## willow
// sram_logger
module sram_logger(
    input         CLK_48MHZ,
    input         RESET,           
    input         READ_CMD,
    input  [79:0] GEIG_DATA,
    input  [79:0] MAG_DATA,
    input  [31:0] SRAM_D_IN,
    output [17:0] SRAM_A,
    output [3:0]  SRAM_SRBS,
    output        SRAM_CE,
    output        SRAM_WE,
    output        SRAM_OE,
    output [15:0] SRAM_D_OUT,
    output        SRAM_D_OE,
    output [15:0] DATA_READ,
    output [17:0] W_ADDRESS,
    output        W_CHIP_SELECT,
    output [17:0] R_ADDRESS,
    output        R_CHIP_SELECT
);
==> flow/config.mk <==
export PLATFORM = sky130hd
export DESIGN_NAME = sram_logger
export DESIGN_NICKNAME = sram_logger
export VERILOG_FILES = /design/flow/design.v
export SDC_FILE = /design/flow/constraint.sdc
export NUM_CORES = 4
export LEC_CHECK = 0
export ABC_AREA = 1
export CAP_MARGIN = 35
export CELL_PAD_IN_SITES_GLOBAL_PLACEMENT = 2
export CORE_MARGIN = 5
export CORE_UTILIZATION = 72
export CTS_CLUSTER_DIAMETER = 168
export CTS_CLUSTER_SIZE = 31
export GPL_ROUTABILITY_DRIVEN = 0
export HOLD_SLACK_MARGIN = -0.06
export MAX_ROUTING_LAYER = met4
export MIN_ROUTING_LAYER = met1
export PLACE_DENSITY_LB_ADDON = 0.04
export SLEW_MARGIN = 20
export TNS_END_PERCENT = 25
==> flow/constraint.sdc <==
create_clock -name core_clock -period 11.5 [get_ports {CLK_48MHZ}]
set_input_delay 2.3000 -clock core_clock [delete_from_list [all_inputs] [get_ports {CLK_48MHZ}]]
set_output_delay 2.3000 -clock core_clock [all_outputs]
set_load 0.01 [all_outputs]
run.sh (not shown) runs the stock make flow with config.mk's settings and CLKGATE_MAP_FILE=.
What ended willow was a tool error in 3_1_place_gp_skip_io; the run never finished.
> inputs changed (willow -> xenon)
Settings: a change of CORE_UTILIZATION from 72 to 58; a deleted CELL_PAD_IN_SITES_GLOBAL_PLACEMENT that had been 2; a deleted PLACE_DENSITY_LB_ADDON that had been 0.04; a deleted ABC_AREA that had been 1; a deleted TNS_END_PERCENT that had been 25; a deleted GPL_ROUTABILITY_DRIVEN that had been 0; an added SETUP_SLACK_MARGIN of 0.49; a change of CAP_MARGIN from 35 to 20; a deleted MAX_ROUTING_LAYER that had been met4; a deleted MIN_ROUTING_LAYER that had been met1; a deleted CTS_CLUSTER_DIAMETER that had been 168; a deleted HOLD_SLACK_MARGIN that had been -0.06; a change of CORE_MARGIN from 5 to 2; a deleted CTS_CLUSTER_SIZE that had been 31; a change of the clock period (ns, I/O delays scaled along) from 11.5 to 5.68.
==> results <==
- xenon went all the way through synthesis, placement and routing and the layout is clean on timing, DRC and antenna.
- Side by side, core outline area turned out higher in xenon than in willow.
- Comparing xenon against willow, there is no change at all in number of enable-type register cells in the synthesized netlist.
- [compare] base=willow new=xenon: count of different cell masters after synthesis climbed about 20%, proportion of synthesized area in mux cells climbed 4.2 points.
Changes in maple relative to xenon:
Settings: a change of CAP_MARGIN from 20 to 15; a change of CORE_UTILIZATION from 58 to 66; a change of SETUP_SLACK_MARGIN from 0.49 to 1.21; a change of the clock period (ns, I/O delays scaled along) from 5.68 to 4.83.
### Flow results
Of xenon and maple, just one finished clean: xenon.
In maple the total die area turned out 5400 sq um lower than in xenon.
Taking xenon as the reference, in maple number of H-tree levels closely matched the old numbers, initial core utilization increased by 8.3 points relative to the old numbers, number of resized instances in the post-cts repair step shows an increase of 349.
TritonCTS buffer count ends up higher on xenon.
Going from xenon to maple, total placed instance area increased 3.1%; overall die height decreased about 6%.
Compared with xenon, half-perimeter wire length after placement in maple increased slightly.
Summary: with xenon as the reference, horizontal extent of the die in maple moved down by a few percent.
[inputs] amber vs maple
Settings: changing SETUP_SLACK_MARGIN from 1.21 to -0.52; changing CORE_UTILIZATION from 66 to 61; setting HOLD_SLACK_MARGIN to 0.3 for the first time; changing CAP_MARGIN from 15 to 20; setting CTS_CLUSTER_SIZE to 25 for the first time; changing the clock period (ns, I/O delays scaled along) from 4.83 to 5.24.
==> results <==
Tool error DPL-0038 stopped maple during 5_1_grt; no final results. | amber | all stages done | FAIL | negative setup slack |. Post-CTS setup buffer count (lower): amber. On number of hold buffers added after cts: between amber and maple, it ends up lower for maple. The count of instances resized after the clock tree is built in amber sits 654 below the value recorded for maple. Diff maple -> amber | placer congestion estimate | decrease of about 9%. Changes observed in amber relative to maple: total die size +about 8%, cell row count +3.

* * *

Setup of job 101:
Starting RTL as in the previous note.
Design sram_logger, start of the top module:
module sram_logger(
    input         CLK_48MHZ,
    input         RESET,           
    input         READ_CMD,
    input  [79:0] GEIG_DATA,
    input  [79:0] MAG_DATA,
    input  [31:0] SRAM_D_IN,
    output [17:0] SRAM_A,
    output [3:0]  SRAM_SRBS,
    output        SRAM_CE,
    output        SRAM_WE,
    output        SRAM_OE,
    output [15:0] SRAM_D_OUT,
    output        SRAM_D_OE,
    output [15:0] DATA_READ,
    output [17:0] W_ADDRESS,
    output        W_CHIP_SELECT,
    output [17:0] R_ADDRESS,
    output        R_CHIP_SELECT
);
Settings: LEC_CHECK=0, CAP_MARGIN=40, CORE_MARGIN=2, CORE_UTILIZATION=70, CTS_CLUSTER_DIAMETER=246, CTS_CLUSTER_SIZE=17, HOLD_SLACK_MARGIN=-0.08, PLACE_DENSITY=0.69, SLEW_MARGIN=20; clock period 4.83 ns.
Job 101 got as far as global routing, where a tool error ended the run.
### job 101 -> job 102
- removing PLACE_DENSITY (formerly 0.69)
- removing CTS_CLUSTER_DIAMETER (formerly 246)
- changing CORE_UTILIZATION from 70 to 65
- changing CAP_MARGIN from 40 to 20
- changing HOLD_SLACK_MARGIN from -0.08 to 0.3
- setting SETUP_SLACK_MARGIN to -0.52 for the first time
- removing CTS_CLUSTER_SIZE (formerly 17)
- changing the clock period (ns, I/O delays scaled along) from 4.83 to 5.42
--- outcome ---
- Job 102 finished all stages; layout check result: FAIL, due to negative setup slack.
- Compared with job 101, in job 102 number of buffers created by CTS moved up, number of top-level design ports was more or less identical, pre-CTS worst setup slack grew by 0.39 ns, number of core rows went up.
- Going from job 101 to job 102, full die area +about 7.5%; area fraction in xor and xnor cells ~0 delta; post-synth tally of flip-flops with integrated enable ~0 delta.
### job 102 -> job 103
- HOLD_SLACK_MARGIN removed (was 0.3)
- SETUP_SLACK_MARGIN changed from -0.52 to 1.64
- CORE_UTILIZATION changed from 65 to 61
- the clock period (ns, I/O delays scaled along) changed from 5.42 to 6.7
### Flow results
Job 103: no failed stages, no open violations at the end. Job 103 vs job 102: routability congestion estimate down. The synthesized area of job 102 and that of job 103 are within noise of each other. As of job 103, cell area had risen by a few percent compared to job 102. In job 103 relative to job 102, total die area had gone up by a few percent. Switching portion of total power (job 103 over job 102): increase, 0.84 points. The count of clock buffers in the final design number comes out lower for job 102 vs job 103. Job 103 vs job 102 — net switching power dropped by more than 10%. Of job 103 and job 102, the higher first-iteration DRC count belongs to job 103. [diff] final setup slack of the worst path, job 103 relative to job 102: improvement.
What job 104 does differently from job 103 at the input level:
- swapping 61 for 40 in CORE_UTILIZATION
- clearing SETUP_SLACK_MARGIN, which used to be 1.64
- swapping 6.7 for 8.69 in the clock period (ns, I/O delays scaled along)
[summary]
- From job 103 to job 104 the numbers moved as follows: total vias in the final route dropped 2,819, cell area dropped 3700 sq um, worst setup slack after layout climbed 0.17 ns.
- When job 104 is measured against job 103, its power share of the combinational group turns out 1.3 points lower.
- Floorplan core area ends up higher on job 104.
- Arrival time at the worst endpoint in job 104 is 1.43 ns higher than in job 103
- Relative to job 103, register-to-register slack has increased by 0.49 ns in job 104.

* * *

Starting RTL as in the previous note.
Settings: LEC_CHECK=0, ABC_AREA=0, CAP_MARGIN=15, CORE_MARGIN=2, CORE_UTILIZATION=69, CTS_CLUSTER_SIZE=37, GPL_TIMING_DRIVEN=1, MAX_ROUTING_LAYER=met4, PLACE_DENSITY=0.61, SLEW_MARGIN=20, TNS_END_PERCENT=15; clock period 4.87 ns.
The baseline died in 5_1_grt.
Change:
==> flow/config.mk (replaced) <==
export PLATFORM = sky130hd
export DESIGN_NAME = sram_logger
export DESIGN_NICKNAME = sram_logger
export VERILOG_FILES = /design/flow/design.v
export SDC_FILE = /design/flow/constraint.sdc
export NUM_CORES = 4
export LEC_CHECK = 0
export CAP_MARGIN = 0
export CORE_MARGIN = 2
export CORE_UTILIZATION = 68
export CTS_CLUSTER_SIZE = 36
export SLEW_MARGIN = 20
==> flow/constraint.sdc (replaced) <==
create_clock -name core_clock -period 4.83 [get_ports {CLK_48MHZ}]
set_input_delay 0.9660 -clock core_clock [delete_from_list [all_inputs] [get_ports {CLK_48MHZ}]]
set_output_delay 0.9660 -clock core_clock [all_outputs]
set_load 0.01 [all_outputs]
Outcome:
- The new run finished but failed the layout checks on setup timing
- die area is higher by about 1.4%
- area after synthesis stays the same
- synthesized cell count stays the same
Change:
--- a/flow/config.mk
+++ b/flow/config.mk
@@ -8 +8,2 @@
-export CAP_MARGIN = 0
+export ABC_AREA = 1
+export CAP_MARGIN = 20
@@ -10,2 +11,2 @@
-export CORE_UTILIZATION = 68
-export CTS_CLUSTER_SIZE = 36
+export CORE_UTILIZATION = 69
+export CTS_CLUSTER_SIZE = 95
==> flow/constraint.sdc (replaced) <==
create_clock -name core_clock -period 4.93 [get_ports {CLK_48MHZ}]
set_input_delay 0.9860 -clock core_clock [delete_from_list [all_inputs] [get_ports {CLK_48MHZ}]]
set_output_delay 0.9860 -clock core_clock [all_outputs]
set_load 0.01 [all_outputs]
Outcome: The changed run went through all stages and came out clean. Die size rises by a few percent. Clock power goes down by a few percent. Combinational power rose by well over a third. Non-clock buffer count came out lower by 268. Worst setup slack is better by 0.68 ns. Worst hold slack gets better by 0.039 ns. Wire length came out lower by a quarter to a third. Global-route usage is lower by 11 points.
No activity file was given, so power comes from the tool's default toggle rates.
